==> v25 <==
## EX
module EX (
    input clk,
    input rst_n,
    input en,
    input stage_ID_EX__EX_regwrite,
    input stage_ID_EX__EX_memtoreg,
    input stage_ID_EX__EX_memread,
    input stage_ID_EX__EX_memwrite,
    input stage_ID_EX__EX_alusrc,
    input [1:0] stage_ID_EX__EX_aluop,
    input stage_ID_EX__EX_regdst,
    input stage_ID_EX__EX_sys_en,
    input [31:0]stage_ID_EX__EX_rs_data,
    input [31:0]stage_ID_EX__EX_rt_data,
    input [4:0]stage_ID_EX__EX_rs_id,
    input [4:0]stage_ID_EX__EX_rt_id,
    input [4:0]stage_ID_EX__EX_rd_id,
    input [31:0]stage_ID_EX__EX_sign_ext,
    input [2:0]stage_ID_EX__EX_funct3,
    input sys__EX_done,
    output reg stage_EX_MEM__MEM_regwrite,
    output reg stage_EX_MEM__MEM_memtoreg,
    output reg stage_EX_MEM__MEM_memread,
    output reg stage_EX_MEM__MEM_memwrite,
    output reg [31:0] stage_EX_MEM__MEM_alures,
    output reg [31:0] stage_EX_MEM__MEM_store_data,
    output reg [4:0]  stage_EX_MEM__MEM_rd_id,
    output EX__HDUbr_regwrite,
    output EX__HDU_memread,
    output [4:0] EX__HDU_HDUbr_rd_id,
    output reg  EX_stall_for_sys,
    input  FU__EX_rs_wb,
    input  FU__EX_rs_mem,
    input  FU__EX_rt_wb,
    input  FU__EX_rt_mem,
    input [31:0]  WB__EX_for_help,
    input [31:0]  MEM__EX_for_help
);
export LEC_CHECK = 0
export CAP_MARGIN = 0
export CELL_PAD_IN_SITES_GLOBAL_PLACEMENT = 1
export CORE_ASPECT_RATIO = 0.5
export CORE_MARGIN = 5
export CORE_UTILIZATION = 50
export CTS_CLUSTER_DIAMETER = 292
export CTS_CLUSTER_SIZE = 52
export GPL_TIMING_DRIVEN = 1
export MAX_ROUTING_LAYER = met5
export PLACE_DENSITY = 0.42
export SETUP_SLACK_MARGIN = -0.64
export SLEW_MARGIN = 35
export TNS_END_PERCENT = 5
create_clock -name core_clock -period 6.44 [get_ports {clk}]
run.sh (not shown) runs the stock make flow with config.mk's settings and CLKGATE_MAP_FILE=.
==> v5: changes against v25 <==
==> flow/config.mk (replaced) <==
export PLATFORM = sky130hd
export DESIGN_NAME = EX
export DESIGN_NICKNAME = EX
export VERILOG_FILES = /design/flow/design.v
export SDC_FILE = /design/flow/constraint.sdc
export NUM_CORES = 4
export LEC_CHECK = 0
export ABC_AREA = 1
export CAP_MARGIN = 20
export CORE_MARGIN = 2
export CORE_UTILIZATION = 72
export CTS_CLUSTER_DIAMETER = 371
export CTS_CLUSTER_SIZE = 100
export SLEW_MARGIN = 20
export TNS_END_PERCENT = 20
==> flow/constraint.sdc (replaced) <==
create_clock -name core_clock -period 4.47 [get_ports {clk}]
set_input_delay 0.8940 -clock core_clock [delete_from_list [all_inputs] [get_ports {clk}]]
set_output_delay 0.8940 -clock core_clock [all_outputs]
set_load 0.01 [all_outputs]
==> impl_metrics.csv <==
group,metric,value,unit
floorplan,dieWidth,239.9,um
global_route,grt_overflow,0,
min_path,hp-start,"stage_EX_MEM__MEM_alures[3]",
global_route,top_usage_layer,"met2",
cells_and_area,fin_nets,2334,
outcome,outcome,"finished clean",
min_path,whs_path_depth,2,
cells_and_area,utilization,63.09,%
sta,finalSetupTns,0,ns
cells_and_area,clkbuf_count,9,
global_route,grtUsageMet3,19.12,%
cells_and_area,final_cells,2401,
floorplan,fp_util,50.40,%
That was v25.
==> impl_metrics.csv <==
group,metric,value,unit
logic_synthesis,ys_sh_adder,9.401,%
outcome,error,"[ERROR GPL-0301] Utilization 102.073 % exceeds 100%.",
logic_synthesis,ys.flop_type,"dfxtp_1",
logic_synthesis,syn_avg_cell_area,5.500,um^2
logic_synthesis,simple_gate_area_share,48.75,%
floorplan,pin_count,276,
outcome,outcome,"did not finish",
outcome,lastStage,"global placement (3_3_place_gp)",
logic_synthesis,syn_inst,2386,
logic_synthesis,ys_sh_mux,0.4291,%
floorplan,fp_util,73.30,%
floorplan,dieWidth,139.0,um
That was v5.
